==> inputs of try-juniper <==
// risc16_core
module risc16_core (
input  logic        clk, reset, start,
output logic        done,
output logic [6:0]  imem_addr,
input  logic [15:0] imem_rdata,
output logic [6:0]  dmem_addr,
output logic        dmem_we,
output logic [15:0] dmem_wdata,
input  logic [15:0] dmem_rdata
);
Settings: LEC_CHECK=0, CAP_MARGIN=20, CORE_MARGIN=2, CORE_UTILIZATION=66, MAX_ROUTING_LAYER=met4, SETUP_SLACK_MARGIN=-0.48, SLEW_MARGIN=20; clock period 6.81 ns.
run.sh (not shown) runs the stock make flow with config.mk's settings and CLKGATE_MAP_FILE=.
==> try-sierra (differences from try-juniper) <==
Settings changed: CORE_UTILIZATION 66 to 40, MAX_ROUTING_LAYER met4 to unset, SETUP_SLACK_MARGIN -0.48 to unset.
==> flow/constraint.sdc (replaced) <==
create_clock -name core_clock -period 6.85 [get_ports {clk}]
set_input_delay 1.3700 -clock core_clock [delete_from_list [all_inputs] [get_ports {clk}]]
set_output_delay 1.3700 -clock core_clock [all_outputs]
set_load 0.01 [all_outputs]
==> try-garnet (differences from try-juniper) <==
Settings changed: CORE_UTILIZATION 66 to 59, MAX_ROUTING_LAYER met4 to unset, SETUP_SLACK_MARGIN -0.48 to unset.
==> flow/constraint.sdc (replaced) <==
create_clock -name core_clock -period 3.79 [get_ports {clk}]
set_input_delay 0.7580 -clock core_clock [delete_from_list [all_inputs] [get_ports {clk}]]
set_output_delay 0.7580 -clock core_clock [all_outputs]
set_load 0.01 [all_outputs]
==> comparison <==
- try-garnet produced a layout that fails on setup timing. try-sierra completed without violations. try-juniper finished but fails on setup timing.
- Clock power: try-garnet > try-sierra > try-juniper.
- Area after synthesis is the same in try-sierra and try-garnet.
- Of try-juniper and try-sierra, try-sierra has the higher non-clock buffer count (gap 44).
- In try-juniper the utilization is lower than in try-garnet, by 3.3 points.

==> inputs of run a <==
Starting RTL as in the previous note.
make LEC_CHECK=0 ABC_AREA=1 CAP_MARGIN=20 CELL_PAD_IN_SITES_DETAIL_PLACEMENT=2 CELL_PAD_IN_SITES_GLOBAL_PLACEMENT=1 CORE_ASPECT_RATIO=0.99 CORE_MARGIN=2 CORE_UTILIZATION=62 CTS_CLUSTER_DIAMETER=394 CTS_CLUSTER_SIZE=96 GPL_ROUTABILITY_DRIVEN=0 GPL_TIMING_DRIVEN=0 MAX_ROUTING_LAYER=met5 MIN_ROUTING_LAYER=met2 SETUP_SLACK_MARGIN=0.54 SLEW_MARGIN=20 finish   # period 4.04 ns
==> run b: changes against run a <==
- CELL_PAD_IN_SITES_DETAIL_PLACEMENT: 2 -> not set
- CELL_PAD_IN_SITES_GLOBAL_PLACEMENT: 1 -> not set
- CORE_ASPECT_RATIO: 0.99 -> not set
- CORE_UTILIZATION: 62 -> 58
- CTS_CLUSTER_DIAMETER: 394 -> not set
- CTS_CLUSTER_SIZE: 96 -> not set
- GPL_ROUTABILITY_DRIVEN: 0 -> not set
- GPL_TIMING_DRIVEN: 0 -> not set
- HOLD_SLACK_MARGIN: not set -> 0.27
- MAX_ROUTING_LAYER: met5 -> not set
- MIN_ROUTING_LAYER: met2 -> not set
- SETUP_SLACK_MARGIN: 0.54 -> 0.59
==> flow/constraint.sdc (replaced) <==
create_clock -name core_clock -period 3.81 [get_ports {clk}]
set_input_delay 0.7620 -clock core_clock [delete_from_list [all_inputs] [get_ports {clk}]]
set_output_delay 0.7620 -clock core_clock [all_outputs]
set_load 0.01 [all_outputs]
==> run c: changes against run a <==
- ABC_AREA: 1 -> not set
- CELL_PAD_IN_SITES_DETAIL_PLACEMENT: 2 -> not set
- CELL_PAD_IN_SITES_GLOBAL_PLACEMENT: 1 -> not set
- CORE_ASPECT_RATIO: 0.99 -> not set
- CORE_UTILIZATION: 62 -> 66
- CTS_CLUSTER_DIAMETER: 394 -> not set
- CTS_CLUSTER_SIZE: 96 -> 24
- GPL_ROUTABILITY_DRIVEN: 0 -> not set
- GPL_TIMING_DRIVEN: 0 -> not set
- MAX_ROUTING_LAYER: met5 -> not set
- MIN_ROUTING_LAYER: met2 -> not set
- SETUP_SLACK_MARGIN: 0.54 -> -0.04
==> flow/constraint.sdc (replaced) <==
create_clock -name core_clock -period 5.48 [get_ports {clk}]
set_input_delay 1.0960 -clock core_clock [delete_from_list [all_inputs] [get_ports {clk}]]
set_output_delay 1.0960 -clock core_clock [all_outputs]
set_load 0.01 [all_outputs]
==> comparison <==
- The highest die area belongs to run b, the lowest to run c.
- Run a stopped in 3_5_place_dp. Run c did not get past 5_1_grt. Run b finished but failed the layout checks on negative setup slack.
- In run b the synthesized cell count is higher than in run c, by about 22%.
- In run b the synthesized area is lower than in run c, by 2.7%.
==> figures <==
metric                                                                       run a                       run b                      run c
FP Core Util                                                                 62.6%                       58.6%                      66.6%
Post CTS Setup Buffer Count                                                      -                         130                         50
Area fraction of the dominant cell type after synthesis                      48.8%                       48.8%                      47.5%
Cell variety after synth                                                        54                          54                         93
Adder-cell area share of the yosys netlist                                   2.17%                       2.17%                      2.11%
Aoi share                                                                    16.2%                       16.2%                      15.1%
Die Height                                                                  228 um                      237 um                     226 um
Die area                                                               52600 sq um                 56200 sq um                50900 sq um
TritonCTS Buffers                                                                -                          59                         55
Status                                                   aborted with a tool error  complete, but fails checks  aborted with a tool error
Last stage reached                                                    3_5_place_dp                           -                    5_1_grt
Layout check failures                                                            -        negative setup slack                          -
Area figure in the yosys stat output                                   31500 sq um                 31500 sq um                32400 sq um
Standard cell core area                                                50400 sq um                 53800 sq um                48600 sq um
Number of cells produced by synthesis                                         3566                        3566                       2934
Number of cells upsized or downsized after cts                                   -                         328                        185

==> inputs of ember <==
Starting RTL as in the previous note.
==> flow/config.mk <==
export PLATFORM = sky130hd
export DESIGN_NAME = risc16_core
export DESIGN_NICKNAME = risc16_core
export VERILOG_FILES = /design/flow/design.v
export SDC_FILE = /design/flow/constraint.sdc
export NUM_CORES = 4
export LEC_CHECK = 0
export CAP_MARGIN = 5
export CELL_PAD_IN_SITES_DETAIL_PLACEMENT = 0
export CORE_ASPECT_RATIO = 1.22
export CORE_MARGIN = 2
export CORE_UTILIZATION = 71
export CTS_CLUSTER_SIZE = 49
export GPL_ROUTABILITY_DRIVEN = 1
export GPL_TIMING_DRIVEN = 1
export MAX_ROUTING_LAYER = met4
export PLACE_DENSITY_LB_ADDON = 0.0
export SETUP_SLACK_MARGIN = 0.91
export SLEW_MARGIN = 20
export TNS_END_PERCENT = 55
==> flow/constraint.sdc <==
create_clock -name core_clock -period 6.56 [get_ports {clk}]
set_input_delay 1.3120 -clock core_clock [delete_from_list [all_inputs] [get_ports {clk}]]
set_output_delay 1.3120 -clock core_clock [all_outputs]
set_load 0.01 [all_outputs]
==> inputs of onyx, as changes to ember <==
- ABC_AREA: unset -> 1
- CAP_MARGIN: 5 -> 20
- CELL_PAD_IN_SITES_DETAIL_PLACEMENT: 0 -> unset
- CELL_PAD_IN_SITES_GLOBAL_PLACEMENT: unset -> 1
- CORE_ASPECT_RATIO: 1.22 -> unset
- CORE_UTILIZATION: 71 -> 40
- CTS_CLUSTER_SIZE: 49 -> 68
- GPL_ROUTABILITY_DRIVEN: 1 -> unset
- GPL_TIMING_DRIVEN: 1 -> unset
- MAX_ROUTING_LAYER: met4 -> unset
- PLACE_DENSITY_LB_ADDON: 0.0 -> unset
- SETUP_SLACK_MARGIN: 0.91 -> unset
- TNS_END_PERCENT: 55 -> unset
==> flow/constraint.sdc (replaced) <==
create_clock -name core_clock -period 5.42 [get_ports {clk}]
set_input_delay 1.0840 -clock core_clock [delete_from_list [all_inputs] [get_ports {clk}]]
set_output_delay 1.0840 -clock core_clock [all_outputs]
set_load 0.01 [all_outputs]
==> inputs of nickel, as changes to ember <==
- CAP_MARGIN: 5 -> 15
- CELL_PAD_IN_SITES_DETAIL_PLACEMENT: 0 -> unset
- CORE_ASPECT_RATIO: 1.22 -> unset
- CORE_MARGIN: 2 -> 9
- CORE_UTILIZATION: 71 -> 40
- CTS_CLUSTER_SIZE: 49 -> 71
- GPL_ROUTABILITY_DRIVEN: 1 -> unset
- GPL_TIMING_DRIVEN: 1 -> unset
- HOLD_SLACK_MARGIN: unset -> -0.08
- MAX_ROUTING_LAYER: met4 -> unset
- PLACE_DENSITY: unset -> 0.72
- PLACE_DENSITY_LB_ADDON: 0.0 -> unset
- SETUP_SLACK_MARGIN: 0.91 -> 0.68
- SLEW_MARGIN: 20 -> 10
- TNS_END_PERCENT: 55 -> 60
==> flow/constraint.sdc (replaced) <==
create_clock -name core_clock -period 7.0 [get_ports {clk}]
set_input_delay 1.4000 -clock core_clock [delete_from_list [all_inputs] [get_ports {clk}]]
set_output_delay 1.4000 -clock core_clock [all_outputs]
set_load 0.01 [all_outputs]
==> results <==
In synthesized area, ember and nickel do not differ. nickel completed without violations. onyx finished clean. ember stopped in 5_1_grt with GRT-0232. Of onyx and nickel, onyx has the higher non-clock buffer count (gap 344). In nickel the setup slack is higher than in onyx, by 0.63 ns. Against onyx, the register-to-register slack of nickel is higher by 0.76 ns. Flip-flop count is the same in onyx and nickel.

==> 09-19: inputs <==
risc16_core again, from the RTL that the note above started with.
clock: 7.0 ns
lec_check: 0
cap_margin: 0
core_margin: 2
core_utilization: 40
hold_slack_margin: -0.08
setup_slack_margin: 0.14
slew_margin: 20
==> inputs of 04-28, as changes to 09-19 <==
Settings changed: CAP_MARGIN 0 to 20, CORE_UTILIZATION 40 to 59, HOLD_SLACK_MARGIN -0.08 to default, SETUP_SLACK_MARGIN 0.14 to 1.62.
==> flow/constraint.sdc (replaced) <==
create_clock -name core_clock -period 5.49 [get_ports {clk}]
set_input_delay 1.0980 -clock core_clock [delete_from_list [all_inputs] [get_ports {clk}]]
set_output_delay 1.0980 -clock core_clock [all_outputs]
set_load 0.01 [all_outputs]
==> inputs of 12-23, as changes to 09-19 <==
Settings changed: CAP_MARGIN 0 to 5, CELL_PAD_IN_SITES_DETAIL_PLACEMENT from default to 0, CELL_PAD_IN_SITES_GLOBAL_PLACEMENT from default to 1, CORE_ASPECT_RATIO from default to 1.22, CORE_UTILIZATION 40 to 61, GPL_ROUTABILITY_DRIVEN from default to 0, GPL_TIMING_DRIVEN from default to 1, HOLD_SLACK_MARGIN -0.08 to default, PLACE_DENSITY_LB_ADDON from default to 0.22, SETUP_SLACK_MARGIN 0.14 to 0.91, TNS_END_PERCENT from default to 55.
==> flow/constraint.sdc (replaced) <==
create_clock -name core_clock -period 1.82 [get_ports {clk}]
set_input_delay 0.3640 -clock core_clock [delete_from_list [all_inputs] [get_ports {clk}]]
set_output_delay 0.3640 -clock core_clock [all_outputs]
set_load 0.01 [all_outputs]
==> results.py <==
# Generated from Yosys and OpenROAD reports
metrics = {
    "run_status": {
        "status": "finished with violations",
        "violations": "setup timing",
    },
    "layout": {
        "fillers": 3124,
        "sh_comb_area": 0.375,
        "nonClockBufferCount": 671,
    },
    "global_route": {
        "grt_pass1_wl_um": 190000,
        "grtUsageMet2": 0.699,
    },
    "drt": {
        "top_layer": "met5",
    },
    "timing": {
        "fin_ws_ns": -0.146,
        "setup_violations": 152,
    },
    "die": {
        "rows": 85,
    },
    "worst_setup_path": {
        "endpoint": "dp.my_reg.myreg[4][14]$_DFFE_PP_",
        "worstPathArrival_ns": 6.06,
    },
}
# the run above: 04-28

==> results.py <==
# Generated from Yosys and OpenROAD reports
metrics = {
    "global_route": {
        "grtUsageMet2": 0.702,
        "grt_pass1_vias": 30027,
        "grt_pass1_wl_um": 182000,
    },
    "power_and_ir_drop": {
        "comb-power_mw": 7.18,
    },
    "layout": {
        "sh_comb_area": 0.357,
        "fillers": 3042,
        "nonClockBufferCount": 838,
    },
    "die": {
        "rows": 93,
    },
    "run_status": {
        "status": "finished with violations",
        "violations": "setup timing",
    },
    "timing": {
        "setup_violations": 1106,
        "fin_ws_ns": -3.66,
    },
    "worst_setup_path": {
        "worstSetupStartpointType": "register",
        "worstPathArrival_ns": 5.80,
    },
}
# the run above: 12-23

==> results.py <==
# Generated from Yosys and OpenROAD reports
metrics = {
    "run_status": {
        "status": "finished clean",
    },
    "die": {
        "rows": 104,
    },
    "layout": {
        "sh_comb_area": 0.384,
        "fillers": 7133,
    },
    "timing": {
        "fin_ws_ns": 0.315,
        "setup_violations": 0,
    },
    "global_route": {
        "grt_pass1_wl_um": 179000,
    },
    "worst_setup_path": {
        "endpoint": "dmem_wdata[14]",
        "worstPathArrival_ns": 5.28,
    },
}
# the run above: 09-19


==> trial 81: inputs <==
Starting RTL as in the previous note.
clock: 6.85 ns
lec_check: 0
cap_margin: 20
core_margin: 2
core_utilization: 25
slew_margin: 20
==> build 75 (differences from trial 81) <==
ABC_AREA = 1   (was default)
CORE_ASPECT_RATIO = 0.7   (was default)
CORE_UTILIZATION = 52   (was 25)
==> flow/constraint.sdc (replaced) <==
create_clock -name core_clock -period 3.81 [get_ports {clk}]
set_input_delay 0.7620 -clock core_clock [delete_from_list [all_inputs] [get_ports {clk}]]
set_output_delay 0.7620 -clock core_clock [all_outputs]
set_load 0.01 [all_outputs]
==> out/metrics.yaml <==
outcome: "complete, no violations"
gpl.final_weighted_congestion: 0.958
nWellTaps: 1742
post_layout_nonfiller_instances: 4911
yosys-top-cells-area: "sky130_fd_sc_hd__edfxtp_1 (47%), sky130_fd_sc_hd__mux4_2 (9.2%), sky130_fd_sc_hd__nand2_1 (6.0%), sky130_fd_sc_hd__dfxtp_1 (3.9%), sky130_fd_sc_hd__a211oi_1 (2.4%)"
finalSetupViolations: 0
max_freq_mhz: 151
power.clock.fraction_pct: 39.0
post-route-worst-setup-slack_ns: 0.227
reg2reg_setup_slack_ns: 0.78
layout.nets: 3206
p_leak_nw: 13.2
topCombFamilyByArea: "AND-OR/OR-AND gates"
max-vdd-ir-drop_uv: 226
combAreaFraction_pct: 37.6
Source of the figures above: trial 81

==> out/metrics.yaml <==
failed_layout_checks: "setup timing"
post_layout_nonfiller_instances: 5055
finalSetupViolations: 538
outcome: "failed layout checks"
topCombFamilyByArea: "simple AND/OR/NAND/NOR gates"
post-route-worst-setup-slack_ns: -1.34
power.clock.fraction_pct: 34.9
p_leak_nw: 16.9
nWellTaps: 808
max-vdd-ir-drop_uv: 433
setup-tns-final_ns: -490.54
gpl.final_weighted_congestion: 1.03
combAreaFraction_pct: 33.9
yosys-top-cells-area: "sky130_fd_sc_hd__edfxtp_1 (49%), sky130_fd_sc_hd__nand2_1 (10%), sky130_fd_sc_hd__nand3_1 (7.8%), sky130_fd_sc_hd__a21oi_1 (6.0%), sky130_fd_sc_hd__dfxtp_1 (4.0%)"
Source of the figures above: build 75


==> inputs of build 1 <==
risc16_core again, from the RTL that the note above started with.
// risc16_core
module risc16_core (
input  logic        clk, reset, start,
output logic        done,
output logic [6:0]  imem_addr,
input  logic [15:0] imem_rdata,
output logic [6:0]  dmem_addr,
output logic        dmem_we,
output logic [15:0] dmem_wdata,
input  logic [15:0] dmem_rdata
);
clock: 4.72 ns
lec_check: 0
cap_margin: 20
core_margin: 2
core_utilization: 64
setup_slack_margin: -0.38
slew_margin: 20
==> build 4: changes against build 1 <==
--- a/flow/config.mk
+++ b/flow/config.mk
@@ -7,6 +7,9 @@
 export LEC_CHECK = 0
+export ABC_AREA = 1
 export CAP_MARGIN = 20
 export CORE_MARGIN = 2
-export CORE_UTILIZATION = 64
-export SETUP_SLACK_MARGIN = -0.38
+export CORE_UTILIZATION = 65
+export HOLD_SLACK_MARGIN = 0.27
+export MAX_ROUTING_LAYER = met4
+export SETUP_SLACK_MARGIN = 0.59
 export SLEW_MARGIN = 20
==> flow/constraint.sdc (replaced) <==
create_clock -name core_clock -period 5.47 [get_ports {clk}]
set_input_delay 1.0940 -clock core_clock [delete_from_list [all_inputs] [get_ports {clk}]]
set_output_delay 1.0940 -clock core_clock [all_outputs]
set_load 0.01 [all_outputs]
==> trial 72: changes against build 1 <==
--- a/flow/config.mk
+++ b/flow/config.mk
@@ -9,4 +9,4 @@
 export CORE_MARGIN = 2
-export CORE_UTILIZATION = 64
-export SETUP_SLACK_MARGIN = -0.38
+export CORE_UTILIZATION = 58
+export CTS_CLUSTER_SIZE = 24
 export SLEW_MARGIN = 20
==> flow/constraint.sdc (replaced) <==
create_clock -name core_clock -period 3.81 [get_ports {clk}]
set_input_delay 0.7620 -clock core_clock [delete_from_list [all_inputs] [get_ports {clk}]]
set_output_delay 0.7620 -clock core_clock [all_outputs]
set_load 0.01 [all_outputs]
==> build 30: changes against build 1 <==
--- a/flow/config.mk
+++ b/flow/config.mk
@@ -7,6 +7,14 @@
 export LEC_CHECK = 0
-export CAP_MARGIN = 20
+export CAP_MARGIN = 5
+export CELL_PAD_IN_SITES_DETAIL_PLACEMENT = 0
+export CORE_ASPECT_RATIO = 1.22
 export CORE_MARGIN = 2
 export CORE_UTILIZATION = 64
-export SETUP_SLACK_MARGIN = -0.38
+export CTS_CLUSTER_SIZE = 21
+export GPL_ROUTABILITY_DRIVEN = 0
+export GPL_TIMING_DRIVEN = 1
+export MAX_ROUTING_LAYER = met4
+export PLACE_DENSITY_LB_ADDON = 0.06
+export SETUP_SLACK_MARGIN = 1.08
 export SLEW_MARGIN = 20
+export TNS_END_PERCENT = 55
==> flow/constraint.sdc (replaced) <==
create_clock -name core_clock -period 3.81 [get_ports {clk}]
set_input_delay 0.7620 -clock core_clock [delete_from_list [all_inputs] [get_ports {clk}]]
set_output_delay 0.7620 -clock core_clock [all_outputs]
set_load 0.01 [all_outputs]
==> notes <==
Build 30 ran to the end with violations: setup timing. Trial 72 produced a layout that fails on setup timing. Build 4 failed in 5_1_grt, error GRT-0232. Build 1 ran to the end with violations: capacitance limit, slew limit, setup timing. Final area: build 30 > trial 72 > build 1. Clock power: trial 72 is larger than build 1 (24%). First-iteration DRC count: trial 72 < build 30 < build 1. Worst hold slack: build 1 > trial 72 > build 30. Die area: trial 72 > build 30 > build 1 > build 4. Sequential share of layout area, highest first: build 1, trial 72, build 30.
Power and IR drop assume default switching activity.
